==> flow/design.v <==
`timescale 1ns/10ps
module ELA(clk, rst, ready, in_data, data_rd, req, wen, addr, data_wr, done);
	input					clk;
	input					rst;
	input					ready;
	input			[7:0]	in_data;
	input			[7:0]	data_rd;
	output	reg				req;
	output	reg				wen;
	output	reg		[12:0]	addr;
	output	reg		[7:0]	data_wr;
	output	reg				done;
reg					[7:0]	S_buffer	[127:0];
reg					[7:0]	L_buffer	[2:0];
reg					[8:0]	result;
reg					[2:0]	control;
reg					[7:0]	timer_s;
wire				[8:0]	d11;
wire				[8:0]	d22;
wire				[8:0]	d33;
wire				[7:0]	d1;
wire				[7:0]	d2;
wire				[7:0]	d3;
assign 				d11 = (L_buffer[2] - S_buffer[0]);
assign				d22 = (L_buffer[1] - S_buffer[1]);
assign				d33 = (L_buffer[0] - S_buffer[2]);
assign 				d1 = d11[8] ? -d11[7:0] : d11[7:0];
assign				d2 = d22[8] ? -d22[7:0] : d22[7:0];
assign				d3 = d33[8] ? -d33[7:0] : d33[7:0];
reg					[1:0]	min;
reg         		[2:0]	state;
reg         		[2:0]	next_state;
parameter   		Rowf      	= 3'd0;
parameter   		comp      	= 3'd1;
parameter   		read       	= 3'd2;
parameter   		fish       	= 3'd3;
parameter   		stop        = 3'd4;
integer 			i;
always @(posedge clk or posedge rst)
begin
	if (rst)
	begin
		timer_s <= 8'd0;
	end
	else if ((control == 3'd0 && timer_s == 8'd130) || (control == 3'd1 && timer_s == 8'd131) ||(control == 3'd2 && timer_s == 8'd128) || control == 3'd4)
	begin
		timer_s <= 8'd0;
	end
	else
	begin
		timer_s <= timer_s + 8'd1;
	end
end
always @(posedge clk or posedge rst)
begin
	if (rst)
	begin
		req <= 1'd0;
	end
	else if (timer_s == 8'd0 && !(control == 3'd2) && !(control == 3'd4))
	begin
		req <= 1'd1;
	end
	else
	begin
		req <= 1'd0;
	end
end
always @(posedge clk)
begin
	if (rst)
	begin
	end
	else if ((control == 3'd0 && timer_s >= 8'd129) || (control == 3'd1 && timer_s == 8'd0) || (control == 3'd2 && timer_s == 8'd128))
	begin
	end
	else if (control == 3'd2)
	begin
		S_buffer[0] <= S_buffer[127];
		for(i=1; i<128; i=i+1)
		begin
			S_buffer[i] <= S_buffer[i-1];
		end
	end
	else if (timer_s <= 8'd128)
	begin
		S_buffer[0] <= in_data;
		for(i=1; i<128; i=i+1)
		begin
			S_buffer[i] <= S_buffer[i-1];
		end
	end
end
always @(posedge clk or posedge rst) 
begin
	if (rst) 
	begin
		L_buffer[0] <= 8'd0;
		L_buffer[2] <= 8'd0;
		L_buffer[1] <= 8'd0;
	end
	else if ((control == 3'd0 && timer_s >= 8'd129) || (control == 3'd1 && timer_s == 8'd0) || (control == 3'd2 && timer_s == 8'd128))
	begin
		L_buffer[0] <= L_buffer[0];
		L_buffer[2] <= L_buffer[2];
		L_buffer[1] <= L_buffer[1];
	end
	else if (control == 3'd2)
	begin
		L_buffer[0] <= L_buffer[2];
		L_buffer[2] <= L_buffer[1];
		L_buffer[1] <= L_buffer[0];
	end
	else if (timer_s <= 8'd128)
	begin
		L_buffer[0] <= S_buffer[127];
		L_buffer[2] <= L_buffer[1];
		L_buffer[1] <= L_buffer[0];
	end
end
always @(*)
begin
	if (timer_s == 8'd3)
	begin
		min = 2'd2;
	end
	else if ((d1 == d3) && (d2 == d3))
	begin
		min = 2'd0;
	end
	else if (d1 <= d3)
	begin
		if (d2 <= d1)
		begin
			min = 2'd2;
		end
		else 
		begin
			min = 2'd1;
		end
	end
	else 
	begin
		if (d2 <= d3)
		begin
			min = 2'd2;
		end
		else 
		begin
			min = 2'd3;
		end
	end
end
always @(posedge clk or posedge rst)
begin
	if (rst) 
	begin
		result <= 9'd0;
	end
	else if (control == 3'd1)
	begin
		if (timer_s == 8'd130)
		begin
			result <= ((S_buffer[0] + L_buffer[0]) >> 1);
		end
		else
		begin
			case(min)
			2'd0: result <= ((S_buffer[0] + (S_buffer[1] * 2) + S_buffer[2] + L_buffer[0] + (L_buffer[1] * 2) + L_buffer[2]) / 8);
			2'd1: result <= ((S_buffer[0] + L_buffer[2]) >> 1);
			2'd2: result <= ((S_buffer[1] + L_buffer[1]) >> 1);
			2'd3: result <= ((S_buffer[2] + L_buffer[0]) >> 1);
			endcase
		end
	end
end
always @(posedge clk or posedge rst)
 begin
	if (rst) 
	begin
		wen <= 1'd0;
	end
	else if (control == 3'd3 || control == 3'd4)
	begin
		wen <= 1'd0;
	end
	else
	begin
		wen <= 1'd1;
	end
end
always @(posedge clk or posedge rst) 
begin
	if (rst) 
	begin
		addr <= 13'd0;
	end
	else if((control == 3'd0 && timer_s <= 8'd2) || (control == 3'd1 && timer_s <= 8'd4) || control == 3'd4)
	begin
		addr <= addr;
	end
	else 
	begin
		addr <= addr + 13'd1;	
	end
end
always @(posedge clk or posedge rst) 
begin
	if (rst) 
	begin
		data_wr <= 8'd0;
	end
	else if (control == 3'd0)
	begin
		data_wr <= S_buffer[0];
	end
	else if (control == 3'd1)
	begin
		data_wr <= result;
	end
	else
	begin
		data_wr <= S_buffer[127];
	end
end
always @(posedge clk or posedge rst) 
begin
	if (rst) 
	begin
		done <= 1'd0;
	end
	else if (control == 3'd3) 
	begin
		done <= 1'd1;
	end
end
always @(posedge clk or posedge rst)
begin
    if (rst)	state <= stop;
    else 		state <= next_state;
end
always @(*) 
begin
    case(state)
    	stop:
    	begin
    		if(ready == 1'b0) next_state = stop;
    		else              next_state = Rowf;
    	end
    	Rowf :
    	begin
    		if(timer_s == 8'd130) next_state = comp;
    		else                 next_state = Rowf;
    	end
    	comp :
    	begin
    		if(timer_s == 8'd131) next_state = read;
    		else                 next_state = comp;
    	end
    	read :
    	begin
    		if(addr == 13'd8062)      next_state = fish;
    		else if(timer_s == 8'd128)next_state = comp;
    		else                     next_state = read;
    	end
    	fish : next_state = fish;
    	default : next_state = stop;
    endcase
end
always @(*) 
begin
    case(state)
    	Rowf : control = 3'd0;
    	comp : control = 3'd1;
    	read : control = 3'd2;
    	fish : control = 3'd3;
    	stop : control = 3'd4;
    	default : control = 3'd4;
    endcase
end
endmodule
==> flow/run.sh <==
#!/bin/bash
# the make line also repeats each setting of config.mk as NAME=value (left out here)
make -C /OpenROAD-flow-scripts/flow DESIGN_CONFIG=/design/flow/config.mk WORK_HOME=/design/flow/orfs CLKGATE_MAP_FILE= finish
==> flow/config.mk <==
export PLATFORM = sky130hd
export DESIGN_NAME = ELA
export DESIGN_NICKNAME = ELA
export VERILOG_FILES = /design/flow/design.v
export SDC_FILE = /design/flow/constraint.sdc
export NUM_CORES = 4
export LEC_CHECK = 0
export CAP_MARGIN = 20
export CELL_PAD_IN_SITES_DETAIL_PLACEMENT = 2
export CORE_MARGIN = 2
export CORE_UTILIZATION = 40
export GPL_TIMING_DRIVEN = 0
export MIN_ROUTING_LAYER = met2
export SETUP_SLACK_MARGIN = -0.81
export SLEW_MARGIN = 20
export TNS_END_PERCENT = 90
==> flow/constraint.sdc <==
create_clock -name core_clock -period 10.0 [get_ports {clk}]
set_input_delay 2.0000 -clock core_clock [delete_from_list [all_inputs] [get_ports {clk}]]
set_output_delay 2.0000 -clock core_clock [all_outputs]
set_load 0.01 [all_outputs]
==> results of run 1 <==
## area by class of cell
cell class / count / area (sq um) / area share [%]
Antenna cell: 2 / 5.005 / 0.01114
Buffer: 26 / 117.6 / 0.2618
Clock buffer: 130 / 2870 / 6.389
Clock inverter: 82 / 1023 / 2.278
Inverter: 81 / 307.8 / 0.6851
Multi-Input combinational cell: 696 / 5680 / 12.64
Sequential cell: 1093 / 32480 / 72.29
Tap cell: 1265 / 1583 / 3.523
Timing Repair Buffer: 54 / 860.8 / 1.916
## per-stage QoR
stage          setup WS (ps)  hold WS, ps  power (mW)  utilization [%]  std cells
2_1_floorplan         -405.2        400.3       5.638                -       1896
3_3_place_gp           -3523        405.1       5.827            42.51       3195
3_5_place_dp            3805        405.1       5.829            43.05       3215
4_1_cts                 3764        399.9       10.31            47.14       3427
5_1_grt                 2962        417.0       10.56            47.14       3428
6_report                3355        409.5       10.23            47.14       3429
## routing by layer
layer,wire length [um],share of wire (%)
met1,0,0
met2,54520,58
met3,35200,37
met4,4220,4.5
met5,704,0.74
==> results.txt, run 1 <==
The synthesis and place-and-route flow finished, so here is a summary.

The path with the worst hold slack has its endpoint at S_buffer[22][4]. Setup repair after global routing left no endpoint under its margin. The power density relative to cell area came out at between 200 and 250 mW/mm^2. The switching power summed over all nets is 2.369 mW. According to the timing report, the arrival time at the worst endpoint equals 7210 ps. The post-synthesis cell area is slightly below 0.04 sq mm. The per-cell via count in the routed design is approximately 6.7. For the worst reg-to-reg path, the endpoint reported by OpenROAD is result[2].

The final clock period utilization by the worst path is roughly 66%. In this run the critical register-to-register path is launched from S_buffer[1][0]. The required arrival time at the worst endpoint came out at approximately 11,000 ps. The global router's overall resource usage is between 20% and 30%. The placement-stage cell area is approximately 0.04 sq mm. The total number of yosys warnings is 3. The synthesized netlist devotes 5.086% of its cell area to adder and majority cells. The proportion of netlist area held by the largest area contributor is between 70% and 80%.

The origin of the worst min-delay path is S_buffer[21][4]. The insertion delay to the later sink of the worst-skew pair is 730 ps. The number of antenna violations at the first check in global routing is 3.

The TritonCTS clock tree is built. The power report shows net switching accounting for a little under a quarter of the total. The die covers around 0.1 sq mm. The total count of hold-check failures in the final report came out at 0. The report puts the hold buffer count at CTS at 0. Per STA, the endpoint of the critical path is result[2]. Summing all multiplexer cells gives an area fraction of 0.8790%. The post-synthesis chip area from yosys came out at between 0.03 and 0.04 sq mm.

In this design, the largest share of critical-path delay is due to AND-OR/OR-AND gates. The clock input transition at the sequential cells of the worst setup and hold paths came out at about 70 ps. The total leakage power came out at 13.82 nW. For reference, the critical path is launched at S_buffer[1][0].

The largest area contributor in the netlist is sky130_fd_sc_hd__edfxtp_1. The met2 usage in global routing is a little under two fifths. The met1 usage in global routing is 0%.

In the final report, the number of pins over their slew limit comes to 0. Checking hold timing, the worst path is listed with class register to register. The total stage count of the critical path is 21. The most frequent cell after synthesis is sky130_fd_sc_hd__edfxtp_1. The slowest stage of the critical path is the sky130_fd_sc_hd__a221oi_1 cell. The part of the total power dissipated in sequential elements is between 50% and 60%. The startpoint-to-endpoint class of the critical path is register to register. Per STA, the library cell used most along the worst path is sky130_fd_sc_hd__nand3_1.

The max capacitance violation total came out at 0. The setup fix buffers added after clock tree synthesis is 0. The clock group total power is ~4.5 mW. The area fraction in compound gates after synthesis came out at under 10%. The number of cell rows came out at around 110. Between clock sinks in the finished design, the worst skew comes to approximately 23 ps. The tree is rooted in a sky130_fd_sc_hd__clkbuf_16.

The largest net degree at the start of global routing is 66. The flow ran to the end and the layout has no timing, DRC or antenna violations. The final timing report counts setup violations totalling 0. From synthesis to final layout, the design area changed by 16.46%. Power attributed to combinational cells is between 0.6 and 0.7 mW. The final wirelength is about 95,000 um.

The worst-case reg-to-reg path depth came out at 21. The longest individual stage delay on the worst path is ~680 ps. The final weighted congestion in routability-driven placement came out at approximately 0.84. Across all register-to-register paths, the minimum setup slack is 3360 ps. Yosys reports that the most numerous cell types are sky130_fd_sc_hd__edfxtp_1, sky130_fd_sc_hd__ha_1, sky130_fd_sc_hd__inv_1, sky130_fd_sc_hd__nor2_1, sky130_fd_sc_hd__dfrtp_1. The total via count in the routed design came out at approximately 23,000.

The number of buffers inserted during clock tree synthesis came out at between 100 and 150. The horizontal die dimension is ~310 um. The first global-routing pass estimated around 140,000 um of wire.

The post-cts sizing count is 0. Counting I/O delays and the setup requirement, the final critical path takes between 6000 and 7000 ps. The critical path maximum fanout is 10. The clock net in this run drives a total of approximately 1,100 sinks. The proportion of synthesized flip-flops having asynchronous set or reset came out at roughly 6.3%. Of the combinational cells, the family taking the most area is adder cells.

STA classifies the critical path startpoint as a register. Once detailed placement completed, the half-perimeter wirelength came to roughly 59,000 um. The number of global-route vias before repair is around 29,000. The synthesized netlist handed to floorplanning was reported with a cell count of between 1,500 and 2,000. The share of synthesized area occupied by flip-flops and latches is 84.19%. In the synthesized netlist the dominant register cell turns out to be sky130_fd_sc_hd__edfxtp_1. The number of inserted filler cells in the final layout is roughly 8,600. Looking at the power breakdown, the clock network takes a little over two fifths of the total. Per report_power, the Sequential row totals between 5 and 6 mW. The first-pass detailed-route iteration total came out at 8. Walking the worst path, the cells encountered are ha_1 -> fa_1 -> nand2b_1 -> a21o_1 -> a2bb2oi_1 -> clkbuf_1 -> a41oi_1 -> xnor2_1 -> xnor2_1 -> ha_1 -> nand3_1 -> or2_2 -> buf_1 -> nor2_1 -> a32oi_1 -> nand3_1 -> o211ai_1 -> a21o_1 -> nand3_1 -> a221oi_1 -> o21ai_1. The post-synth tally of flip-flops with integrated enable came out at 1,024. A synthesized cell averages 20.35 sq um. For this run, the post-layout net count is around 2,200. The average wire per standard cell came out at 27.60 um. The buffer and inverter count on the worst path is 2. The synthesized netlist devotes approximately 1.9% of its cell area to XOR and XNOR gates. The count of distinct cell types in the synthesized netlist came out at approximately 83. The effective utilization at floorplan is approximately 40%. No sink is reached through more buffers than the 3 on the longest clock path.

The number of nets handed over by synthesis was 2,049. According to the floorplan report, the die height is 314.6 um. Input and output buffers added on the ports amount to 34. The number of synthesized register bits is 1,093. The area fraction in and, or, nand and nor cells after synthesis is 3.130%. After global routing, the most crowded layer is met2. The analysis reports a worst IR drop on VDD of 0.0001555 V.

The achievable frequency came out at roughly 150 MHz. The number of levels the H-tree was split into is 3. The number of routed nets with antenna violations came out at 0. The final setup TNS came out at 0 ps. Yosys stat counts roughly 1,900 cells in the synthesized netlist. The portion of total power attributed to combinational logic came out at 5.9%. After routing the design area is about 0.045 sq mm. In the post-synthesis netlist, the biggest area contributors are sky130_fd_sc_hd__edfxtp_1, sky130_fd_sc_hd__dfrtp_1, sky130_fd_sc_hd__ha_1, sky130_fd_sc_hd__fa_1, sky130_fd_sc_hd__xnor2_1.

The internal power of the cells is 7.864 mW. The detailed router's first-iteration violation count is 3,644. The max-slew check reports its worst relative slack as between 30% and 40%. The type of destination of the critical path is a register. The hold-critical path depth is 0. The area of the core came out at approximately 0.095 sq mm. The transition time of the tightest slew-check pin came out at 900.3 ps. The floorplan report gives the top-level pin count as 43. The overflow left after global routing is 0. The number of warnings in the stage logs came out at between 60 and 70. The largest part of the power goes to sequential cells. The post-route DRC violation count is 0. For met3 alone, demand over resource in global routing was about a third.
==> run 2: changes to the inputs <==
Settings changed: CELL_PAD_IN_SITES_DETAIL_PLACEMENT 2 to not set, CORE_UTILIZATION 40 to 69, CTS_CLUSTER_SIZE set to 36, GPL_TIMING_DRIVEN 0 to not set, MIN_ROUTING_LAYER met2 to not set, SETUP_SLACK_MARGIN -0.81 to not set, TNS_END_PERCENT 90 to not set.
Clock period 10.0 ns to 7.59 ns, I/O delays scaled along.
==> results.txt, run 2 <==
The synthesis and place-and-route flow finished, so here is a summary.

The total stage count of the critical path is 18 (was 21). The number of buffer cells added on primary ports is 34 (unchanged). The share of synthesized area occupied by flip-flops and latches is 84.19% (unchanged). The clock root buffer master was sky130_fd_sc_hd__clkbuf_16 (unchanged). The total count of hold-check failures in the final report came to 0 (unchanged). The number of routed nets with antenna violations is 0 (unchanged). The share of the synthesized netlist area taken by xor and xnor gates came out at 1.946% (unchanged).

The I/O pin total is 43 (unchanged). The number of synthesized register bits was 1,093 (unchanged). Unrepaired setup endpoints after global routing: false (unchanged). The area of the core is 0.05520 sq mm (was 0.09529 sq mm).

The proportion of synthesized flip-flops having asynchronous set or reset is 6.313% (unchanged). The TritonCTS sink count came to 1,093 (unchanged). The final clock period utilization by the worst path was 78.14% (was 66.45%). The number of standard cells in the layout, taps in and fillers out is 2,846 (was 3,429). The post-synthesis chip area from yosys came to 0.03858 sq mm (unchanged). The number of cell rows came out at 86 (was 113). The power density relative to cell area came to 289.5 mW/mm^2 (was 227.8 mW/mm^2).

The buffer and inverter count on the worst path is 0 (was 2). The setup fix buffers added after clock tree synthesis is 0 (unchanged). The detailed router's first-iteration violation count came to 1,664 (was 3,644). The number of diodes came out at 0 (was 2).

The longest individual stage delay on the worst path was 790 ps (was 680 ps). The area fraction in and, or, nand and nor cells after synthesis came out at 3.130% (unchanged). The number of global-route vias before repair came out at 16,840 (was 28,590).

The main flop type was sky130_fd_sc_hd__edfxtp_1 (unchanged). The area fraction in compound gates after synthesis is 3.678% (unchanged). The origin of the worst setup path is S_buffer[1][0] (unchanged).

The number of instances in the synthesized netlist came out at 1,896 (unchanged). The endpoint of the worst register-to-register path is result[2] (unchanged). The final core area utilization is 78.16% (was 47.14%). The hold buffer count at CTS is 0 (unchanged).

The fraction of the mapped netlist area in adder cells came to 5.086% (unchanged). Cell-by-cell listing of the critical path: ha_1 -> fa_1 -> nand2b_1 -> a21o_1 -> a2bb2oi_1 -> a41oi_1 -> xnor2_1 -> xnor2_1 -> ha_1 -> nand3_1 -> nor2_1 -> a22o_1 -> a31oi_1 -> nand2_1 -> or3_1 -> mux2_4 -> a221oi_1 -> o21ai_1 (was ha_1 -> fa_1 -> nand2b_1 -> a21o_1 -> a2bb2oi_1 -> clkbuf_1 -> a41oi_1 -> xnor2_1 -> xnor2_1 -> ha_1 -> nand3_1 -> or2_2 -> buf_1 -> nor2_1 -> a32oi_1 -> nand3_1 -> o211ai_1 -> a21o_1 -> nand3_1 -> a221oi_1 -> o21ai_1). The pre-CTS setup slack came out at 1809 ps (was 3805 ps). The startpoint-to-endpoint class of the critical path is register to register (unchanged). The final wirelength was 65,490 um (was 94,650 um).

The combined flip-flop and latch cell area came to 0.03248 sq mm (unchanged). The per-cell via count in the routed design came to 5.842 (was 6.671). The wire length of the first global-routing pass came out at 99,070 um (was 139,400 um). The horizontal die dimension is 240.5 um (was 314.6 um). The worst-path maximum fanout came to 12 (was 10). The TritonCTS clock tree is built (unchanged). The total setup violations reported at the end of the flow came out at 0 (unchanged). The layout overhead on the synthesized area is 11.84% (was 16.46%).

The average size of a mapped cell was 20.35 sq um (unchanged). The post-synth tally of flip-flops with integrated enable came out at 1,024 (unchanged). The fraction of synthesized area in multiplexers came to 0.8790% (unchanged). The largest area contributor in the netlist was sky130_fd_sc_hd__edfxtp_1 (unchanged). The main logic family after synthesis is adder cells (unchanged). The top power group was sequential cells (unchanged).

The max capacitance violation total is 0 (unchanged). The register-to-register setup slack came out at 1660 ps (was 3360 ps). The number of standard cells reported by yosys came out at 1,896 (unchanged). The proportion of netlist area held by the largest area contributor was 79.71% (unchanged). The post-route DRC violation count was 0 (unchanged). The switching power summed over all nets is 2.787 mW (was 2.369 mW).

The largest net degree at the start of global routing came to 138 (was 66). The origin of the worst min-delay path is S_buffer[124][5] (was S_buffer[21][4]). The most frequent cell after synthesis is sky130_fd_sc_hd__edfxtp_1 (unchanged). The critical path arrival is 6460 ps (was 7210 ps). The area of the multi-input gates came to 0.005685 sq mm (was 0.005680 sq mm). The post-synthesis cell area was 0.03858 sq mm (unchanged). The critical path startpoint category is a register (unchanged).

The post-cts sizing count came to 0 (unchanged). The part of the total power dissipated in sequential elements was 54.2% (was 50.4%). The internal power of the cells is 9.705 mW (was 7.864 mW). The chip footprint is 0.05782 sq mm (was 0.09894 sq mm). The net switching share of the total power is 22.31% (was 23.15%). Outcome: timing/DRC/antenna clean (unchanged). The achievable frequency is 168.6 MHz (was 150.5 MHz).

The area of all placed cells without fillers is 0.04315 sq mm (was 0.04493 sq mm). The effective utilization at floorplan came out at 69.89% (was 40.48%). The number of buffers between clock root and the deepest sink is 3 (unchanged). The final weighted congestion in routability-driven placement was 0.8580 (was 0.8398). The endpoint of the worst hold-timing path was S_buffer[125][5] (was S_buffer[22][4]). The global router's overall resource usage was 23.30% (was 28.86%).

The total instance count after detailed placement is 2,667 (was 3,215). The clock input transition at the sequential cells of the worst setup and hold paths is 60 ps (was 70 ps). The count of distinct cell types in the synthesized netlist came to 83 (unchanged).

The detailed placement HPWL was 31,270 um (was 59,330 um). The first-pass detailed-route iteration total is 5 (was 8). The type of the most critical hold path is register to register (unchanged). The average wire per standard cell is 23.01 um (was 27.60 um). The start of the worst register-to-register path is S_buffer[1][0] (unchanged).

The combinational power was 0.690 mW (was 0.601 mW). The standard cell with the maximum stage delay on the critical path is sky130_fd_sc_hd__a2bb2oi_1 (was sky130_fd_sc_hd__a221oi_1). The placement-stage cell area came out at 0.03992 sq mm (was 0.04103 sq mm). The insertion delay to the later sink of the worst-skew pair came to 670 ps (was 730 ps).

The number of warnings in the stage logs came out at 75 (was 68). Synth top area cells: sky130_fd_sc_hd__edfxtp_1, sky130_fd_sc_hd__dfrtp_1, sky130_fd_sc_hd__ha_1, sky130_fd_sc_hd__fa_1, sky130_fd_sc_hd__xnor2_1 (unchanged). The total leakage power came out at 13.32 nW (was 13.82 nW). The synthesized net count came out at 2,049 (unchanged). The power consumed by sequential cells is 6.77 mW (was 5.15 mW). The hold-critical path depth came out at 0 (unchanged). The clock group total power came out at 5.03 mW (was 4.48 mW). The power share of the clock group came out at 40.2% (was 43.8%). The number of levels the H-tree was split into came out at 3 (unchanged). The headroom to the max-slew limit came to 28.89% (was 39.03%).

The worst-case reg-to-reg path depth was 18 (was 21). The number of antenna violations at the first check in global routing is 2 (was 3). The dominant delay contributor by cell family on the critical path was AND-OR/OR-AND gates (unchanged). The largest clock skew in the final design was 34.96 ps (was 23.20 ps). The maximum ir drop on the vdd rail came out at 0.0002991 V (was 0.0001555 V). The chip height was 240.5 um (was 314.6 um).

The total via count in the routed design was 16,630 (was 22,880). The required arrival time at the worst endpoint came out at 8120 ps (was 10,560 ps). The final-report max-slew violation count is 0 (unchanged).

The total number of yosys warnings came out at 3 (unchanged). The number of inserted filler cells in the final layout came to 2,784 (was 8,561). The worst setup margin came to 1659 ps (was 3355 ps).

Commonest cells in the synthesized netlist: sky130_fd_sc_hd__edfxtp_1, sky130_fd_sc_hd__ha_1, sky130_fd_sc_hd__inv_1, sky130_fd_sc_hd__nor2_1, sky130_fd_sc_hd__dfrtp_1 (unchanged). The type of destination of the critical path is a register (unchanged). The portion of total power attributed to combinational logic came out at 5.5% (was 5.9%).

The termination of the worst setup path was result[2] (unchanged). The overflow left after global routing was 0 (unchanged). The number of buffers inserted during clock tree synthesis was 100 (was 112).

The overall power came out at 12.49 mW (was 10.23 mW). The number of nets in the layout is 2,174 (was 2,217). The final period demand of the worst path is 5931 ps (was 6645 ps). The transition time of the tightest slew-check pin was 1063 ps (was 900.3 ps).
## run 2: per-stage QoR
step | hold WS, ps | TNS (ps)
2_1_floorplan | 400.3 | -2389190
3_3_place_gp | 403.3 | 0
3_5_place_dp | 404.5 | 0
4_1_cts | 389.7 | 0
5_1_grt | 400.1 | 0
6_report | 389.9 | 0
## run 2: final cells by class
type,instances,area share (%)
clock buffer,122,6.064
clock inverter,57,1.409
inverter,81,0.7134
multi-input combinational,696,13.18
sequential,1093,75.27
tap,748,2.169
timing repair buffer,49,1.195
## run 2: layer usage
metal	up-vias	track usage (%)	share of wire, %
met5	-	0	0.020
met4	2	7.566	2.7
met3	132	3.479	4.3
met2	496	36.23	48
met1	8502	34.88	45
li1	7495	-	-
==> run 3: changes to the inputs <==
Settings changed: CORE_UTILIZATION 69 to 72, SETUP_SLACK_MARGIN set to -0.55.
Clock period 7.59 ns to 5.93 ns, I/O delays scaled along.
==> results.txt, run 3 <==
The synthesis and place-and-route flow finished, so here is a summary.

The top power group was sequential cells (unchanged). The number of global-route vias before repair is 18,450 (was 16,840). The start of the worst register-to-register path is S_buffer[1][0] (unchanged).

The headroom to the max-slew limit came out at 29.65% (was 28.89%). The number of buffers inserted during clock tree synthesis came out at 100 (unchanged). The portion of total power attributed to combinational logic came out at 6.1% (was 5.5%). The TritonCTS clock tree is built (unchanged). The register-to-register setup slack is -460 ps (was 1660 ps).

The I/O pin total is 43 (unchanged). The synthesized net count came to 2,049 (unchanged). The total count of hold-check failures in the final report is 0 (unchanged).

The layout overhead on the synthesized area came to 12.34% (was 11.84%). The endpoint of the worst hold-timing path is S_buffer[121][7] (was S_buffer[125][5]). The post-synth tally of flip-flops with integrated enable came out at 1,024 (unchanged).

The number of buffer cells added on primary ports is 34 (unchanged). Commonest cells in the synthesized netlist: sky130_fd_sc_hd__edfxtp_1, sky130_fd_sc_hd__ha_1, sky130_fd_sc_hd__inv_1, sky130_fd_sc_hd__nor2_1, sky130_fd_sc_hd__dfrtp_1 (unchanged). The area of the core was 0.05276 sq mm (was 0.05520 sq mm). The worst-case reg-to-reg path depth is 19 (was 18). The TritonCTS sink count is 1,093 (unchanged).

The number of levels the H-tree was split into is 3 (unchanged). The number of buffers between clock root and the deepest sink came out at 3 (unchanged). The number of antenna violations at the first check in global routing is 2 (unchanged).

The number of inserted filler cells in the final layout came out at 2,268 (was 2,784). The number of synthesized register bits came out at 1,093 (unchanged). The buffer and inverter count on the worst path is 1 (was 0). The first-pass detailed-route iteration total is 8 (was 5).

The insertion delay to the later sink of the worst-skew pair is 680 ps (was 670 ps). The clock root buffer master is sky130_fd_sc_hd__clkbuf_16 (unchanged). Outcome: complete, but fails checks (was timing/DRC/antenna clean). The count of distinct cell types in the synthesized netlist came to 83 (unchanged). The horizontal die dimension was 235.5 um (was 240.5 um). The share of synthesized area occupied by flip-flops and latches came to 84.19% (unchanged). The clock group total power came out at 6.53 mW (was 5.03 mW). The post-synthesis cell area came out at 0.03858 sq mm (unchanged).

The required arrival time at the worst endpoint came to 6440 ps (was 8120 ps). The largest net degree at the start of global routing came out at 126 (was 138). The number of diodes is 0 (unchanged). The detailed placement HPWL came out at 35,800 um (was 31,270 um). The worst-path maximum fanout is 7 (was 12). The startpoint-to-endpoint class of the critical path is register to register (unchanged). The hold buffer count at CTS came to 0 (unchanged). The proportion of netlist area held by the largest area contributor is 79.71% (unchanged). The final period demand of the worst path was 6392 ps (was 5931 ps).

The worst setup margin came out at -462.3 ps (was 1659 ps). The post-synthesis chip area from yosys was 0.03858 sq mm (unchanged). The detailed router's first-iteration violation count is 2,461 (was 1,664). The global router's overall resource usage came out at 28.86% (was 23.30%). The average size of a mapped cell was 20.35 sq um (unchanged). The total stage count of the critical path is 19 (was 18). The total leakage power is 13.44 nW (was 13.32 nW). The clock input transition at the sequential cells of the worst setup and hold paths was 60 ps (about the same). The termination of the worst setup path is result[3] (was result[2]).

The fraction of the mapped netlist area in adder cells is 5.086% (unchanged). The proportion of synthesized flip-flops having asynchronous set or reset was 6.313% (unchanged). The overflow left after global routing is 0 (unchanged).

The longest individual stage delay on the worst path was 530 ps (was 790 ps). The most frequent cell after synthesis is sky130_fd_sc_hd__edfxtp_1 (unchanged). The overall power is 16.20 mW (was 12.49 mW). The per-cell via count in the routed design came to 6.402 (was 5.842).

The standard cell with the maximum stage delay on the critical path is sky130_fd_sc_hd__or3_1 (was sky130_fd_sc_hd__a2bb2oi_1). The average wire per standard cell came out at 27.77 um (was 23.01 um). The combinational power is 0.996 mW (was 0.690 mW). The critical path arrival came to 6900 ps (was 6460 ps).

The post-route DRC violation count is 0 (unchanged). The setup fix buffers added after clock tree synthesis is 0 (unchanged). The dominant delay contributor by cell family on the critical path was AND-OR/OR-AND gates (unchanged).

The max capacitance violation total was 0 (unchanged). The total number of yosys warnings came out at 3 (unchanged). The largest clock skew in the final design came out at 45.77 ps (was 34.96 ps). The main logic family after synthesis was adder cells (unchanged).

The origin of the worst min-delay path is S_buffer[120][7] (was S_buffer[124][5]). The power consumed by sequential cells is 8.67 mW (was 6.77 mW). The layout checks failed on negative setup slack.

The type of the most critical hold path was register to register (unchanged). The switching power summed over all nets is 3.727 mW (was 2.787 mW). The number of warnings in the stage logs was 75 (unchanged). The effective utilization at floorplan is 73.12% (was 69.89%). The transition time of the tightest slew-check pin is 1055 ps (was 1063 ps).

The chip height is 235.5 um (was 240.5 um). The part of the total power dissipated in sequential elements came out at 53.5% (was 54.2%). The main flop type is sky130_fd_sc_hd__edfxtp_1 (unchanged). The type of destination of the critical path is a register (unchanged). The endpoint of the worst register-to-register path is result[3] (was result[2]).

The total setup violations reported at the end of the flow is 8 (was 0). The largest area contributor in the netlist is sky130_fd_sc_hd__edfxtp_1 (unchanged). The smallest hold slack is 401.8 ps (was 389.9 ps). Synth top area cells: sky130_fd_sc_hd__edfxtp_1, sky130_fd_sc_hd__dfrtp_1, sky130_fd_sc_hd__ha_1, sky130_fd_sc_hd__fa_1, sky130_fd_sc_hd__xnor2_1 (unchanged).

The power share of the clock group was 40.3% (was 40.2%). The origin of the worst setup path is S_buffer[1][0] (unchanged). The area fraction in compound gates after synthesis is 3.678% (unchanged). The hold-critical path depth is 0 (unchanged).

The maximum ir drop on the vdd rail came out at 0.0003199 V (was 0.0002991 V). The final clock period utilization by the worst path came to 107.8% (was 78.14%). The final-report max-slew violation count came out at 0 (unchanged). The wire length of the first global-routing pass came out at 117,200 um (was 99,070 um). The power density relative to cell area came out at 373.9 mW/mm^2 (was 289.5 mW/mm^2). The achievable frequency came out at 156.4 MHz (was 168.6 MHz).

The number of instances in the synthesized netlist was 1,896 (unchanged). The number of routed nets with antenna violations is 0 (unchanged). The fraction of synthesized area in multiplexers is 0.8790% (unchanged).

The share of the synthesized netlist area taken by xor and xnor gates came out at 1.946% (unchanged). The final weighted congestion in routability-driven placement came to 0.9038 (was 0.8580). The chip footprint came out at 0.05545 sq mm (was 0.05782 sq mm). The total via count in the routed design is 18,000 (was 16,630). The internal power of the cells came out at 12.47 mW (was 9.705 mW). The critical path startpoint category is a register (unchanged). The post-cts sizing count is 0 (unchanged).

The final wirelength is 78,060 um (was 65,490 um). The area fraction in and, or, nand and nor cells after synthesis is 3.130% (unchanged). The number of nets in the layout was 2,196 (was 2,174). The net switching share of the total power came out at 23.01% (was 22.31%). Cell-by-cell listing of the critical path: ha_1 -> fa_1 -> nand2b_1 -> a21oi_1 -> xor2_1 -> nor2_1 -> a31oi_2 -> xor2_2 -> inv_1 -> ha_1 -> a21o_1 -> a21oi_1 -> a22o_1 -> a31oi_1 -> nand2_1 -> or3_1 -> mux2_4 -> a221oi_1 -> o21ai_1 (was ha_1 -> fa_1 -> nand2b_1 -> a21o_1 -> a2bb2oi_1 -> a41oi_1 -> xnor2_1 -> xnor2_1 -> ha_1 -> nand3_1 -> nor2_1 -> a22o_1 -> a31oi_1 -> nand2_1 -> or3_1 -> mux2_4 -> a221oi_1 -> o21ai_1).

The number of standard cells reported by yosys is 1,896 (unchanged). The number of cell rows was 84 (was 86).
-- run 3: per-layer routing --
metal / vias to the layer above / global-route usage (%) / share of wire [%]
met5: - / 0 / 0.017
met4: 2 / 10.77 / 4.2
met3: 294 / 6.473 / 8.4
met2: 1129 / 45.66 / 48
met1: 9031 / 40.49 / 39
li1: 7539 / - / -
-- run 3: through the flow --
step	cells	setup TNS, ps	area [sq um]	util (%)	setup slack [ps]
2_1_floorplan	1896	-3749060	38580	-	-3661
3_3_place_gp	2629	0	40120	76.05	389.8
3_5_place_dp	2629	0	40120	76.05	368.6
4_1_cts	2811	-509.3	43340	82.14	-138.7
5_1_grt	2811	-1913	43340	82.14	-472.9
6_report	2811	-2358	43340	82.14	-462.3
-- run 3: area by class of cell --
cell class / count / area (sq um) / area share [%]
clock buffer: 119 / 2595 / 5.988
clock inverter: 63 / 618.1 / 1.426
inverter: 81 / 307.8 / 0.7102
multi-input combinational: 696 / 5685 / 13.12
sequential: 1093 / 32480 / 74.94
tap: 688 / 860.8 / 1.986
timing repair buffer: 71 / 793.3 / 1.830
==> run 4: changes to the inputs <==
Settings changed: CTS_CLUSTER_SIZE 36 to 42, SETUP_SLACK_MARGIN -0.55 to not set.
Clock period 5.93 ns to 4.51 ns, I/O delays scaled along.
==> results.txt, run 4 <==
Results of the implementation run.

The pre-CTS setup slack came out at -209.6 ps (was 368.6 ps). The chip height is 235.5 um (unchanged). The synthesized net count is 2,049 (unchanged).

The effective utilization at floorplan came out at 73.12% (unchanged). The chip footprint is 0.05545 sq mm (unchanged). The detailed placement HPWL came out at 39,280 um (was 35,800 um). Outcome: did not finish (was complete, but fails checks).

Commonest cells in the synthesized netlist: sky130_fd_sc_hd__edfxtp_1, sky130_fd_sc_hd__ha_1, sky130_fd_sc_hd__inv_1, sky130_fd_sc_hd__nor2_1, sky130_fd_sc_hd__dfrtp_1 (unchanged). The proportion of netlist area held by the largest area contributor is 79.71% (unchanged). Synth top area cells: sky130_fd_sc_hd__edfxtp_1, sky130_fd_sc_hd__dfrtp_1, sky130_fd_sc_hd__ha_1, sky130_fd_sc_hd__fa_1, sky130_fd_sc_hd__xnor2_1 (unchanged).

The area of the core is 0.05276 sq mm (unchanged). The main logic family after synthesis is adder cells (unchanged). The average size of a mapped cell is 20.35 sq um (unchanged). The number of instances in the synthesized netlist came to 1,896 (unchanged). The share of the synthesized netlist area taken by xor and xnor gates came to 1.946% (unchanged).

The post-synthesis chip area from yosys is 0.03858 sq mm (unchanged). The number of synthesized register bits came out at 1,093 (unchanged). The main flop type is sky130_fd_sc_hd__edfxtp_1 (unchanged). The largest area contributor in the netlist is sky130_fd_sc_hd__edfxtp_1 (unchanged). The number of buffer cells added on primary ports is 34 (unchanged).

The total number of yosys warnings came out at 3 (unchanged). The post-synth tally of flip-flops with integrated enable is 1,024 (unchanged). The horizontal die dimension is 235.5 um (unchanged). The placement-stage cell area is 0.04094 sq mm (was 0.04012 sq mm). The count of distinct cell types in the synthesized netlist came out at 83 (unchanged). The share of synthesized area occupied by flip-flops and latches is 84.19% (unchanged). The fraction of the mapped netlist area in adder cells is 5.086% (unchanged). The number of cell rows was 84 (unchanged). The fraction of synthesized area in multiplexers is 0.8790% (unchanged).

The I/O pin total came out at 43 (unchanged). The first error in the log reads "[ERROR DPL-0033] detailed placement checks failed during check placement". The proportion of synthesized flip-flops having asynchronous set or reset came out at 6.313% (unchanged). The most frequent cell after synthesis is sky130_fd_sc_hd__edfxtp_1 (unchanged).

The number of standard cells reported by yosys came to 1,896 (unchanged). The post-synthesis cell area came out at 0.03858 sq mm (unchanged). The final weighted congestion in routability-driven placement is 0.9353 (was 0.9038). The area fraction in compound gates after synthesis came to 3.678% (unchanged). The area fraction in and, or, nand and nor cells after synthesis is 3.130% (unchanged). The run ended at clock tree synthesis.
## run 4: metrics by stage
step | total power [mW] | setup TNS (ps) | util, % | std cells
floorplan | 12.50 | -4934530 | - | 1896
global placement | 12.86 | -565.0 | 77.59 | 2736
detailed placement | 12.93 | -971.0 | 77.59 | 2736
==> run 5: changes to the inputs <==
Settings changed: CAP_MARGIN 20 to 15, CELL_PAD_IN_SITES_DETAIL_PLACEMENT set to 2, CORE_ASPECT_RATIO set to 1.78, CORE_UTILIZATION 72 to 40, CTS_CLUSTER_SIZE 42 to not set, GPL_TIMING_DRIVEN set to 0, HOLD_SLACK_MARGIN set to 0.15, MIN_ROUTING_LAYER set to met1, SETUP_SLACK_MARGIN set to -0.81, SLEW_MARGIN 20 to 5, TNS_END_PERCENT set to 90.
Clock period 4.51 ns to 10.8 ns, I/O delays scaled along.
==> results.txt, run 5 <==
The synthesis and place-and-route flow finished, so here is a summary.

The dominant delay contributor by cell family on the critical path is AND-OR/OR-AND gates. Among all stages on the critical path, the largest delay is contributed by sky130_fd_sc_hd__a211oi_1. The switching power summed over all nets is approximately 2.1 mW.

The area of the core is 0.09604 sq mm (was 0.05276 sq mm). The number of instances in the synthesized netlist came out at 1,896 (unchanged). The worst setup path is of the register to register kind. The wire length of the first global-routing pass came out at ~140,000 um. The top power group is sequential cells. The number of nets in the layout came out at 2,203. The first-pass detailed-route iteration total came out at 5. The chip height came out at 418.3 um (was 235.5 um). The horizontal die dimension is 236.8 um (was 235.5 um). The fraction of the mapped netlist area in adder cells is 5.086% (unchanged). The proportion of netlist area held by the largest area contributor came out at 79.71% (unchanged). According to the CTS report, the clock sink count is between 1,000 and 1,500. The internal power of the cells is between 6 and 7 mW. The insertion delay to the later sink of the worst-skew pair is 720 ps.

The effective utilization at floorplan came to 40.17% (was 73.12%). The number of antenna violations at the first check in global routing came out at 1. Overall routing resource usage recorded by global route was 20.10%.

In this run the worst hold path is classified as register to register. The number of global-route vias before repair is roughly 20,000. The number of inserted filler cells in the final layout came out at 8,680. The count of distinct cell types in the synthesized netlist came out at 83 (unchanged). The final wirelength came out at ~96,000 um.

Traced cell by cell, the critical path runs through ha_1 -> fa_1 -> nand2b_4 -> a211oi_1 -> o21ai_0 -> a21oi_1 -> a31oi_1 -> nand2b_1 -> o21ai_0 -> xor2_1 -> xnor2_1 -> inv_1 -> ha_1 -> nand4_1 -> a21oi_1 -> o21ai_0 -> a21oi_2 -> o32ai_1 -> nor2_1 -> a221oi_1 -> o21ai_1. The number of cell rows is 152 (was 84). The portion of total power attributed to combinational logic came out at 6.4%. The proportion of synthesized flip-flops having asynchronous set or reset came out at 6.313% (unchanged). The share of synthesized area occupied by flip-flops and latches came to 84.19% (unchanged).

The fraction of synthesized area in multiplexers is 0.8790% (unchanged). The post-cts sizing count is 0. The most numerous cell type found on the critical path is sky130_fd_sc_hd__o21ai_0.

The number of warnings in the stage logs is 69. The worst setup path is captured at a register. The final-report max-slew violation count came out at 0.

The worst setup path is launched from a register. In this run, power in the clock network comes to 3.76 mW. TritonCTS built the clock tree.

The maximum ir drop on the vdd rail is 0.0001162 V. The largest clock skew in the final design is between 30 and 40 ps. The post-synth tally of flip-flops with integrated enable came out at 1,024 (unchanged). The script logs the mean routed wire length per placed instance as about 28 um.

The required arrival time at the worst endpoint came out at 11,390 ps. The total leakage power came out at between 10 and 15 nW. Switching power as a fraction of the total was reported as between 20% and 30%. The main flop type is sky130_fd_sc_hd__edfxtp_1 (unchanged). The number of synthesized register bits was 1,093 (unchanged). The number of standard cells reported by yosys is 1,896 (unchanged). The buffer and inverter count on the worst path is 1. The number of buffers between clock root and the deepest sink is 3. Per the CTS log, the maximum H-tree level is 3.

The detailed placement HPWL came out at 60,220 um (was 39,280 um). The worst-case reg-to-reg path depth is 21. The worst-case reg-to-reg setup slack stands at between 3000 and 4000 ps. The chip footprint came to 0.09905 sq mm (was 0.05545 sq mm).

The most frequent cell after synthesis is sky130_fd_sc_hd__edfxtp_1 (unchanged). Walking the critical path from launch to capture passes 21 cell instances. Per the final timing report, the hold violations number 0. The number of diodes is 0. The longest individual stage delay on the worst path is between 700 and 800 ps. The post-route DRC violation count is 0. Per report_power, the Combinational row totals slightly below 0.6 mW. Synth top area cells: sky130_fd_sc_hd__edfxtp_1, sky130_fd_sc_hd__dfrtp_1, sky130_fd_sc_hd__ha_1, sky130_fd_sc_hd__fa_1, sky130_fd_sc_hd__xnor2_1 (unchanged). The headroom to the max-slew limit is roughly a quarter. The endpoint of the worst register-to-register path is result[4]. The total instance count after detailed placement is 3,180 (was 2,736). Looking at the hold checks, the worst path lands on S_buffer[95][7]. The overflow left after global routing came out at 0. Commonest cells in the synthesized netlist: sky130_fd_sc_hd__edfxtp_1, sky130_fd_sc_hd__ha_1, sky130_fd_sc_hd__inv_1, sky130_fd_sc_hd__nor2_1, sky130_fd_sc_hd__dfrtp_1 (unchanged). The area fraction in and, or, nand and nor cells after synthesis is 3.130% (unchanged).

The largest area contributor in the netlist is sky130_fd_sc_hd__edfxtp_1 (unchanged). The power consumed by sequential cells is roughly 4.8 mW. Looking at the max-slew report, the worst-margin pin has a slew of approximately 1100 ps.

In this run, CTS created clock tree buffers numbering ~100. The share of the synthesized netlist area taken by xor and xnor gates is 1.946% (unchanged). The launch point of the worst min-delay path is recorded as S_buffer[94][7]. Setup repair after global routing left no endpoint under its margin.

The clock input transition at the sequential cells of the worst setup and hold paths came out at 80 ps. The clock network burns between 40 and 50% of the power. The average size of a mapped cell came to 20.35 sq um (unchanged). The total via count in the routed design is 17,320.

The tree is rooted in a sky130_fd_sc_hd__clkbuf_16. The critical path ends at result[4]. The area fraction in compound gates after synthesis is 3.678% (unchanged). Across the run, the number of max-cap violations was 0. In this run the remaining antenna-violating nets after routing total 0. Along the worst hold path, the cell count comes to 0.

The setup fix buffers added after clock tree synthesis came out at 0. The per-cell via count in the routed design came out at a little over 5. The detailed router's first-iteration violation count came out at approximately 1,200. The achievable frequency is 146.1 MHz. The layout overhead on the synthesized area is 14.99%. The post-synthesis cell area is 0.03858 sq mm (unchanged). The final period demand of the worst path came out at slightly below 7000 ps. Of the available clock period, the critical path in the final layout requires approximately 63%.

Entering global routing, the biggest net connects 81 pins. The main logic family after synthesis was adder cells (unchanged). The number of buffer cells added on primary ports was 34 (unchanged).

Excluding fillers, the count of instances in the completed layout stands at roughly 3,400. The synthesized net count is 2,049 (unchanged). The worst-path maximum fanout is 7. The post-synthesis chip area from yosys came out at 0.03858 sq mm (unchanged). The start of the worst register-to-register path is S_buffer[0][0]. In this run the worst setup path begins at S_buffer[0][0]. Outcome: timing/DRC/antenna clean (was did not finish). The final weighted congestion in routability-driven placement is 0.8469 (was 0.9353). The part of the total power dissipated in sequential elements is approximately 52%. In this run the power density over the cells is between 200 and 250 mW/mm^2.

The total number of yosys warnings came out at 3 (unchanged). From the final report, the count of setup violators was given as 0. The critical path arrival came out at between 7000 and 8000 ps. The hold buffer count at CTS is 0. Hold timing on the final database bottoms out at a slack of 399.4 ps. The I/O pin total is 43 (unchanged).
-- run 5: metal layers --
metal | part of all wire [%] | wire (um) | global-route usage (%) | vias up
met2 | 53 | 50840 | 35.83 | 383
met4 | 4.6 | 4390 | 9.225 | 0
li1 | - | - | - | 7549
met3 | 3.0 | 2877 | 2.801 | 188
met1 | 39 | 37460 | 24.12 | 9200
met5 | 0 | 0 | 0 | -
-- run 5: final cells by class --
type,instances,area (sq um),share of cell area [%]
Clock inverter,73,830.8,1.873
Buffer,26,117.6,0.2651
Sequential cell,1093,32480,73.22
Inverter,81,307.8,0.6939
Tap cell,1232,1541,3.475
Clock buffer,114,2605,5.873
Multi-Input combinational cell,696,5680,12.81
Timing Repair Buffer,52,798.3,1.800
-- run 5: metrics by stage --
stage / utilization [%] / power [mW] / setup WS (ps) / TNS (ps) / area (sq um)
2_1_floorplan: - / 5.220 / 234.8 / 0 / 38580
3_3_place_gp: 42.13 / 5.403 / -2516 / -2398950 / 40470
3_5_place_dp: 42.61 / 5.427 / 3945 / 0 / 40920
4_1_cts: 46.19 / 9.227 / 3922 / 0 / 44360
5_1_grt: 46.19 / 9.381 / 3691 / 0 / 44360
6_report: 46.19 / 9.102 / 3957 / 0 / 44360
==> run 6: changes to the inputs <==
Settings changed: CELL_PAD_IN_SITES_DETAIL_PLACEMENT 2 to not set, CORE_ASPECT_RATIO 1.78 to not set, CORE_UTILIZATION 40 to 72, CTS_CLUSTER_DIAMETER set to 28, CTS_CLUSTER_SIZE set to 36, GPL_TIMING_DRIVEN 0 to not set, HOLD_SLACK_MARGIN 0.15 to not set, MIN_ROUTING_LAYER met1 to not set, SETUP_SLACK_MARGIN -0.81 to 1.72, SLEW_MARGIN 5 to 20, TNS_END_PERCENT 90 to not set.
Clock period 10.8 ns to 5.93 ns, I/O delays scaled along.
==> results.txt, run 6 <==
Results of the implementation run.

Outcome: did not finish (was timing/DRC/antenna clean). The flow stopped in clock tree synthesis. The tool reported: "[ERROR DPL-0033] detailed placement checks failed during check placement". The count of distinct cell types in the synthesized netlist is 83 (unchanged). The fraction of the mapped netlist area in adder cells is 5.086% (unchanged). The number of standard cells reported by yosys was 1,896 (unchanged). The fraction of synthesized area in multiplexers came out at 0.8790% (unchanged). The post-synth tally of flip-flops with integrated enable came out at 1,024 (unchanged).

The horizontal die dimension came out at 235.5 um (was 236.8 um). The final weighted congestion in routability-driven placement came to 0.9005 (was 0.8469). The most frequent cell after synthesis is sky130_fd_sc_hd__edfxtp_1 (unchanged).

The area fraction in and, or, nand and nor cells after synthesis is 3.130% (unchanged). The main logic family after synthesis was adder cells (unchanged). The area of the core was 0.05276 sq mm (was 0.09604 sq mm). The synthesized net count is 2,049 (unchanged). The main flop type is sky130_fd_sc_hd__edfxtp_1 (unchanged). The proportion of netlist area held by the largest area contributor is 79.71% (unchanged). The effective utilization at floorplan is 73.12% (was 40.17%). Commonest cells in the synthesized netlist: sky130_fd_sc_hd__edfxtp_1, sky130_fd_sc_hd__ha_1, sky130_fd_sc_hd__inv_1, sky130_fd_sc_hd__nor2_1, sky130_fd_sc_hd__dfrtp_1 (unchanged). The pre-CTS setup slack came out at 678.6 ps (was 3945 ps).

The number of synthesized register bits is 1,093 (unchanged). The total number of yosys warnings came out at 3 (unchanged). The post-synthesis chip area from yosys was 0.03858 sq mm (unchanged). The average size of a mapped cell was 20.35 sq um (unchanged). The proportion of synthesized flip-flops having asynchronous set or reset came to 6.313% (unchanged). The number of buffer cells added on primary ports was 34 (unchanged).

The total instance count after detailed placement is 2,623 (was 3,180). The share of the synthesized netlist area taken by xor and xnor gates was 1.946% (unchanged). The largest area contributor in the netlist is sky130_fd_sc_hd__edfxtp_1 (unchanged). The number of instances in the synthesized netlist was 1,896 (unchanged).

The I/O pin total came out at 43 (unchanged). Synth top area cells: sky130_fd_sc_hd__edfxtp_1, sky130_fd_sc_hd__dfrtp_1, sky130_fd_sc_hd__ha_1, sky130_fd_sc_hd__fa_1, sky130_fd_sc_hd__xnor2_1 (unchanged). The chip footprint came to 0.05545 sq mm (was 0.09905 sq mm). The share of synthesized area occupied by flip-flops and latches came out at 84.19% (unchanged).

The chip height came out at 235.5 um (was 418.3 um). The post-synthesis cell area was 0.03858 sq mm (unchanged). The area fraction in compound gates after synthesis came out at 3.678% (unchanged). The detailed placement HPWL is 35,030 um (was 60,220 um). The number of cell rows came to 84 (was 152).
run 6: stage by stage:
step	instance area, sq um	hold slack (ps)
detailed placement	40090	404.5
global placement	40090	402.3
floorplan	38640	400.3
==> run 7: changes to the inputs <==
Settings changed: ABC_AREA set to 1, CAP_MARGIN 15 to 20, CTS_CLUSTER_DIAMETER 28 to not set, CTS_CLUSTER_SIZE 36 to not set, SETUP_SLACK_MARGIN 1.72 to not set.
Clock period 5.93 ns to 6.45 ns, I/O delays scaled along.
==> results.txt, run 7 <==
The synthesis and place-and-route flow finished, so here is a summary.

Outcome: timing/DRC/antenna clean (was did not finish). The final clock period utilization by the worst path came out at roughly 83%. The first-pass detailed-route iteration total came out at 22.

The most frequent cell after synthesis was sky130_fd_sc_hd__edfxtp_1 (unchanged). The area of all placed cells without fillers came out at 0.04314 sq mm. The TritonCTS sink count came out at ~1,100. The kind of cell with the highest combined delay along the critical path is adder cells. The share of the synthesized netlist area taken by xor and xnor gates came out at 1.154% (was 1.946%). The achievable frequency came out at 186.0 MHz.

The largest net degree at the start of global routing came out at between 150 and 200. The main flop type is sky130_fd_sc_hd__edfxtp_1 (unchanged). The required arrival time at the worst endpoint is 7070 ps. The tightest min-delay check is of the register to register type.

The post-synthesis cell area is 0.03870 sq mm (was 0.03858 sq mm). The proportion of netlist area held by the largest area contributor came out at 79.46% (was 79.71%). The start of the worst register-to-register path is S_buffer[0][3]. The origin of the worst min-delay path is S_buffer[110][6]. The insertion delay to the later sink of the worst-skew pair came out at approximately 700 ps. The max capacitance violation total is 0. The total leakage power is approximately 16 nW. The pre-CTS setup slack came out at 1922 ps (was 678.6 ps). The timing report lists the critical path depth as 19 cells. Once detail routing completed, the nets flagged for antenna violations numbered 0. TritonRoute output was used to compute an average wire per cell of slightly below 30 um. The routed layout has 19,500 vias. The net switching share of the total power came out at 26.50%.

The fraction of synthesized area in multiplexers came out at 0% (was 0.8790%). The final layout contains 2,392 nets. Global routing used about half of the available met2 tracks. Looking at the power breakdown, sequential logic takes 52.4% of the total.

The final wirelength came out at between 80,000 and 90,000 um. On the worst setup and hold paths after CTS, the clock-pin slew comes to about 70 ps. The critical path startpoint category is a register. Global route summary, busiest routing layer listed as met2. The number of global-route vias before repair is ~20,000. The number of standard cells reported by yosys came out at 2,105 (was 1,896). Summed over all layers, the global routing overflow is 0. The endpoint of the worst register-to-register path is result[7].

Dividing total power by cell area gives a power density of around 370 mW/mm^2. The number of buffer cells added on primary ports is 34 (unchanged). STA classifies the critical path endpoint as a register. Synth top area cells: sky130_fd_sc_hd__edfxtp_1, sky130_fd_sc_hd__dfrtp_1, sky130_fd_sc_hd__ha_1, sky130_fd_sc_hd__nand2_1, sky130_fd_sc_hd__fa_1 (was sky130_fd_sc_hd__edfxtp_1, sky130_fd_sc_hd__dfrtp_1, sky130_fd_sc_hd__ha_1, sky130_fd_sc_hd__fa_1, sky130_fd_sc_hd__xnor2_1).

The final-report max-slew violation count came out at 0. The detailed router's first-iteration violation count is 3,319. The number of instances in the synthesized netlist was 2,105 (was 1,896). The number of synthesized register bits is 1,093 (unchanged). The average size of a mapped cell was 18.38 sq um (was 20.35 sq um).

The clock group total power came out at 5.95 mW. The placement-stage cell area is 0.04006 sq mm (was 0.04009 sq mm). Following the worst setup path forward leads to its endpoint at result[7]. The largest area contributor in the netlist is sky130_fd_sc_hd__edfxtp_1 (unchanged). The detailed placement HPWL came out at 37,940 um (was 35,030 um). The clock root buffer master is sky130_fd_sc_hd__clkbuf_16. The area fraction in compound gates after synthesis is 2.677% (was 3.678%). The chip height came to 235.8 um (was 235.5 um). The arrival time of data at the worst endpoint is listed as approximately 6000 ps. Along the critical path, the tally of buffer and inverter instances is 2. The main logic family after synthesis is adder cells (unchanged). In the final timing run, aggregate negative setup slack is 0 ps. The I/O pin total is 43 (unchanged). The maximum ir drop on the vdd rail is roughly 0.00037 V.

Sequential cells consume a total of approximately 8.4 mW. The headroom to the max-slew limit came out at about a quarter. In this run the power spent charging and discharging nets is 4.243 mW.

For this design, the CTS-stage hold fixing added 0 buffers. The total number of yosys warnings came to 3 (unchanged). The DRC violation total left in the routed layout is recorded as 0. The post-synthesis chip area from yosys was 0.03870 sq mm (was 0.03858 sq mm). The hold-critical path depth is 0. The number of buffers between clock root and the deepest sink came out at 3. Per report_power, the combinational group accounts for 10.4% of the total. The count of distinct cell types in the synthesized netlist came to 51 (was 83). Looking at the power breakdown, the clock network takes 37.1% of the total.

The critical path is of the register to register type. The number of cell rows came to 84 (unchanged). The per-cell via count in the routed design is between 6 and 7.

The area of the core came to 0.05287 sq mm (was 0.05276 sq mm). Commonest cells in the synthesized netlist: sky130_fd_sc_hd__edfxtp_1, sky130_fd_sc_hd__nand2_1, sky130_fd_sc_hd__inv_1, sky130_fd_sc_hd__ha_1, sky130_fd_sc_hd__nor2_1 (was sky130_fd_sc_hd__edfxtp_1, sky130_fd_sc_hd__ha_1, sky130_fd_sc_hd__inv_1, sky130_fd_sc_hd__nor2_1, sky130_fd_sc_hd__dfrtp_1). Max fanout on the critical path was recorded as 5. The proportion of synthesized flip-flops having asynchronous set or reset was 6.313% (unchanged). The met1 usage in global routing is 43.21%. Setup repair after global routing left no endpoint under its margin. The number of warnings in the stage logs came out at approximately 83.

The final weighted congestion in routability-driven placement is 0.9244 (was 0.9005). The largest clock skew in the final design is 32.53 ps. The standard cell with the maximum stage delay on the critical path is sky130_fd_sc_hd__fa_1. Internal power comes to 11.77 mW. The total setup violations reported at the end of the flow came out at 0. The effective utilization at floorplan is 73.20% (was 73.12%). The layout overhead on the synthesized area is 11.48%. Setup slack on the critical path of the routed design comes to around 1100 ps. The path with the worst hold slack has its endpoint at S_buffer[111][6]. The global router's overall resource usage came out at between 30% and 40%.

The transition time recorded at the tightest slew-check pin is ~1100 ps. Per STA, the startpoint of the critical path is S_buffer[0][3]. The horizontal die dimension is 235.8 um (was 235.5 um). The number of buffers inserted during clock tree synthesis is slightly below 100. The post-synth tally of flip-flops with integrated enable is 1,024 (unchanged). The met3 track utilization from global routing came out at between 10% and 20%. The number of antenna violations at the first check in global routing came out at 7. The combinational power is roughly 1.7 mW. The critical path goes through fa_1 -> fa_1 -> fa_1 -> inv_1 -> fa_1 -> o21ai_0 -> a21oi_1 -> nor2_1 -> nor2_1 -> nor2_1 -> o21ai_0 -> nand2_1 -> xor2_1 -> inv_1 -> nor2_1 -> nor2_1 -> nand2_1 -> nand2_1 -> nand2_1.

The area fraction in and, or, nand and nor cells after synthesis came out at 4.873% (was 3.130%). The fraction of the mapped netlist area in adder cells was 5.070% (was 5.086%). The register-to-register setup slack came out at 1070 ps. The share of synthesized area occupied by flip-flops and latches came out at 83.93% (was 84.19%).

The post-cts sizing count is 0. The final period demand of the worst path came out at around 5400 ps. The overall power came out at 16.01 mW.

The synthesized net count is 2,258 (was 2,049). The longest individual stage delay on the worst path came out at slightly below 800 ps. The worst-case reg-to-reg path depth came out at 19. CTS built an H-tree with a depth of 3. The wire length of the first global-routing pass came out at around 130,000 um. The top power group is sequential cells. The chip footprint is 0.05562 sq mm (was 0.05545 sq mm). The setup fix buffers added after clock tree synthesis came out at 0. The most prevalent standard cell on the critical path is sky130_fd_sc_hd__nor2_1. TritonCTS built the clock tree.

The total count of hold-check failures in the final report is 0.
## run 7: layout make-up
type | instances | area (sq um)
fill | 2272 | 9726
timing repair buffer | 51 | 580.6
clock inverter | 65 | 544.3
inverter | 211 | 792.0
multi-input combinational | 784 | 5348
tap | 688 | 860.8
clock buffer | 113 | 2530
sequential | 1093 | 32480
antenna | 3 | 7.507
## run 7: per-stage QoR
step / std cells / hold WS, ps / util (%)
after global placement: 2827 / 402.2 / 75.77
final: 3008 / 401.9 / 81.60
after CTS: 3005 / 406.3 / 81.59
after detailed placement: 2827 / 404.5 / 75.77
after floorplan: 2105 / 400.3 / -
after global routing: 3006 / 415.5 / 81.59
## run 7: routing by layer
metal  share of wire, %  wire length [um]
met5               0.16               140
met3                 12             10490
met1                 36             31980
met2                 45             39920
met4                6.6              5846
==> run 8: changes to the inputs <==
Settings changed: ABC_AREA 1 to 0, CAP_MARGIN 20 to 35, CELL_PAD_IN_SITES_DETAIL_PLACEMENT set to 2, CORE_MARGIN 2 to 8, CORE_UTILIZATION 72 to 38, CTS_CLUSTER_SIZE set to 43, GPL_ROUTABILITY_DRIVEN set to 0, HOLD_SLACK_MARGIN set to 0.2, MIN_ROUTING_LAYER set to met1, SETUP_SLACK_MARGIN set to 0.5.
Clock period 6.45 ns to 10.0 ns, I/O delays scaled along.
==> results.txt, run 8 <==
The synthesis and place-and-route flow finished, so here is a summary.

The effective utilization at floorplan is 38.08% (was 73.20%). The total count of hold-check failures in the final report is 0 (unchanged). The total setup violations reported at the end of the flow came to 0 (unchanged).

The number of buffer cells added on primary ports came to 34 (unchanged). The type of the most critical hold path is register to register (unchanged). The endpoint of the worst hold-timing path is S_buffer[106][6] (was S_buffer[111][6]). The worst-path maximum fanout is 7 (was 5).

Commonest cells in the synthesized netlist: sky130_fd_sc_hd__edfxtp_1, sky130_fd_sc_hd__ha_1, sky130_fd_sc_hd__inv_1, sky130_fd_sc_hd__nor2_1, sky130_fd_sc_hd__dfrtp_1 (was sky130_fd_sc_hd__edfxtp_1, sky130_fd_sc_hd__nand2_1, sky130_fd_sc_hd__inv_1, sky130_fd_sc_hd__ha_1, sky130_fd_sc_hd__nor2_1). The final wirelength came out at 93,630 um (was 88,370 um). The number of routed nets with antenna violations is 0 (unchanged). The power share of the clock group came out at 42.9% (was 37.1%). The critical path startpoint category is a register (unchanged). Cell-by-cell listing of the critical path: ha_1 -> fa_1 -> nand2b_4 -> a211oi_1 -> o21ai_0 -> a31oi_1 -> nand2b_1 -> o21ai_0 -> xor2_1 -> xnor2_1 -> ha_1 -> nand3_1 -> nor2_1 -> a22o_1 -> a31oi_1 -> nand2_1 -> or3_1 -> mux2_4 -> a221oi_1 -> o21ai_1 (was fa_1 -> fa_1 -> fa_1 -> inv_1 -> fa_1 -> o21ai_0 -> a21oi_1 -> nor2_1 -> nor2_1 -> nor2_1 -> o21ai_0 -> nand2_1 -> xor2_1 -> inv_1 -> nor2_1 -> nor2_1 -> nand2_1 -> nand2_1 -> nand2_1). The max capacitance violation total came out at 0 (unchanged). The start of the worst register-to-register path was S_buffer[0][0] (was S_buffer[0][3]). The number of synthesized register bits came out at 1,093 (unchanged). The layout overhead on the synthesized area was 15.64% (was 11.48%). The total stage count of the critical path is 20 (was 19). The number of nets in the layout came to 2,190 (was 2,392). The final setup TNS came out at 0 ps (unchanged). The internal power of the cells is 7.804 mW (was 11.77 mW). The detailed placement HPWL came to 58,530 um (was 37,940 um). The power density relative to cell area was 225.9 mW/mm^2 (was 371.1 mW/mm^2). The area fraction in compound gates after synthesis came out at 3.678% (was 2.677%). The power consumed by sequential cells was 5.16 mW (was 8.40 mW). The placement-stage cell area came to 0.04075 sq mm (was 0.04006 sq mm). The I/O pin total is 43 (unchanged).

The chip height came out at 334.6 um (was 235.8 um). The synthesized net count came out at 2,049 (was 2,258). Outcome: timing/DRC/antenna clean (unchanged). The count of distinct cell types in the synthesized netlist came out at 83 (was 51). The largest net degree at the start of global routing came out at 199 (was 154). The maximum ir drop on the vdd rail is 0.0001622 V (was 0.0003726 V). The post-synthesis cell area is 0.03858 sq mm (was 0.03870 sq mm).

The number of inserted filler cells in the final layout is 9,387 (was 2,272). The total number of yosys warnings is 3 (unchanged). The TritonCTS sink count came to 1,093 (unchanged). The endpoint of the worst register-to-register path is result[2] (was result[7]). The critical path arrival is 7030 ps (was 6000 ps). The wire length of the first global-routing pass was 137,100 um (was 130,700 um). The switching power summed over all nets came out at 2.274 mW (was 4.243 mW). The clock group total power came out at 4.33 mW (was 5.95 mW). The required arrival time at the worst endpoint came out at 10,550 ps (was 7070 ps). The area of the core is 0.1013 sq mm (was 0.05287 sq mm).

The proportion of netlist area held by the largest area contributor came out at 79.71% (was 79.46%). The post-route DRC violation count came to 0 (unchanged). The total leakage power is 13.66 nW (was 16.11 nW). The buffer and inverter count on the worst path came out at 0 (was 2).

The most frequent cell after synthesis is sky130_fd_sc_hd__edfxtp_1 (unchanged). The final core area utilization came out at 44.04% (was 81.60%). The fraction of synthesized area in multiplexers is 0.8790% (was 0%).

The origin of the worst setup path is S_buffer[0][0] (was S_buffer[0][3]). The portion of total power attributed to combinational logic came out at 5.9% (was 10.4%). The headroom to the max-slew limit came out at 20.85% (was 24.46%).

The share of synthesized area occupied by flip-flops and latches was 84.19% (was 83.93%). The number of buffers inserted during clock tree synthesis is 112 (was 98). The number of instances in the synthesized netlist is 1,896 (was 2,105). The detailed router's first-iteration violation count came to 1,021 (was 3,319). The top power group is sequential cells (unchanged). The final-report max-slew violation count is 0 (unchanged).

The overflow left after global routing is 0 (unchanged). The number of standard cells reported by yosys came out at 1,896 (was 2,105). The dominant delay contributor by cell family on the critical path is AND-OR/OR-AND gates (was adder cells). Unrepaired setup endpoints after global routing: false (unchanged). The number of levels the H-tree was split into is 3 (unchanged). The longest individual stage delay on the worst path is 560 ps (was 780 ps). The net switching share of the total power is 22.56% (was 26.50%).

The final period demand of the worst path was 6479 ps (was 5375 ps). The post-cts sizing count is 0 (unchanged). The largest clock skew in the final design is 43.59 ps (was 32.53 ps). The origin of the worst min-delay path was S_buffer[105][6] (was S_buffer[110][6]). The average wire per standard cell is 26.74 um (was 29.38 um). The part of the total power dissipated in sequential elements came out at 51.2% (was 52.4%).

The main logic family after synthesis is adder cells (unchanged). The clock input transition at the sequential cells of the worst setup and hold paths is 60 ps (was 70 ps). The share of the synthesized netlist area taken by xor and xnor gates came out at 1.946% (was 1.154%). The total via count in the routed design came out at 17,490 (was 19,500). The post-synth tally of flip-flops with integrated enable is 1,024 (unchanged). The first-pass detailed-route iteration total was 5 (was 22). The smallest hold slack is 401.4 ps (was 401.9 ps). The clock root buffer master is sky130_fd_sc_hd__clkbuf_16 (unchanged). The main flop type is sky130_fd_sc_hd__edfxtp_1 (unchanged). The standard cell with the maximum stage delay on the critical path is sky130_fd_sc_hd__or3_1 (was sky130_fd_sc_hd__fa_1). The TritonCTS clock tree was built (unchanged). The fraction of the mapped netlist area in adder cells came out at 5.086% (was 5.070%). The insertion delay to the later sink of the worst-skew pair came out at 690 ps (was 700 ps).

The startpoint-to-endpoint class of the critical path was register to register (unchanged). The horizontal die dimension was 334.6 um (was 235.8 um). The final clock period utilization by the worst path is 64.79% (was 83.34%). The termination of the worst setup path is result[2] (was result[7]). The per-cell via count in the routed design came to 4.995 (was 6.481). The achievable frequency came out at 154.4 MHz (was 186.0 MHz). The global router's overall resource usage is 16.62% (was 32.90%).

The area of all placed cells without fillers came out at 0.04461 sq mm (was 0.04314 sq mm). The type of destination of the critical path is a register (unchanged). The hold-critical path depth is 0 (unchanged). The largest area contributor in the netlist is sky130_fd_sc_hd__edfxtp_1 (unchanged).

Synth top area cells: sky130_fd_sc_hd__edfxtp_1, sky130_fd_sc_hd__dfrtp_1, sky130_fd_sc_hd__ha_1, sky130_fd_sc_hd__fa_1, sky130_fd_sc_hd__xnor2_1 (was sky130_fd_sc_hd__edfxtp_1, sky130_fd_sc_hd__dfrtp_1, sky130_fd_sc_hd__ha_1, sky130_fd_sc_hd__nand2_1, sky130_fd_sc_hd__fa_1). The post-synthesis chip area from yosys came out at 0.03858 sq mm (was 0.03870 sq mm). The hold buffer count at CTS came to 0 (unchanged). The average size of a mapped cell is 20.35 sq um (was 18.38 sq um).

The number of buffers between clock root and the deepest sink came out at 3 (unchanged). The transition time of the tightest slew-check pin was 1187 ps (was 1121 ps). The area fraction in and, or, nand and nor cells after synthesis came to 3.130% (was 4.873%). The proportion of synthesized flip-flops having asynchronous set or reset came out at 6.313% (unchanged). The worst-case reg-to-reg path depth was 20 (was 19).

The register-to-register setup slack was 3520 ps (was 1070 ps). The setup fix buffers added after clock tree synthesis came to 0 (unchanged). The chip footprint is 0.1120 sq mm (was 0.05562 sq mm). The number of antenna violations at the first check in global routing is 3 (was 7). The number of cell rows is 117 (was 84).

The combinational power came out at 0.594 mW (was 1.67 mW). The number of global-route vias before repair is 19,610 (was 20,010). The number of warnings in the stage logs is 76 (was 83).
-- run 8: through the flow --
step	worst slack (ps)	power, mW	std cells
6_report	3521	10.08	3501
3_3_place_gp	4282	5.720	3286
3_5_place_dp	3731	5.810	3288
4_1_cts	3570	10.21	3497
2_1_floorplan	-405.2	5.638	1896
5_1_grt	3416	10.37	3500
-- run 8: area by class of cell --
cell class,count,area (sq um),share of cell area [%]
repair buffers,53,608.1,1.363
flip-flops and latches,1093,32480,72.80
diodes,1,2.502,0.005610
clock inverters,67,782.0,1.753
clock buffers,142,3028,6.788
inverters,81,307.8,0.6900
multi-input cells,696,5692,12.76
well taps,1368,1712,3.837
-- run 8: layer usage --
layer / GRT usage [%] / up-vias / part of all wire (%)
li1: - / 7552 / -
met1: 18.50 / 9230 / 37
met2: 31.92 / 501 / 56
met3: 3.093 / 203 / 4.1
met4: 5.010 / 0 / 3.0
met5: 0 / - / 0
Power is estimated from default activity; no workload was simulated.
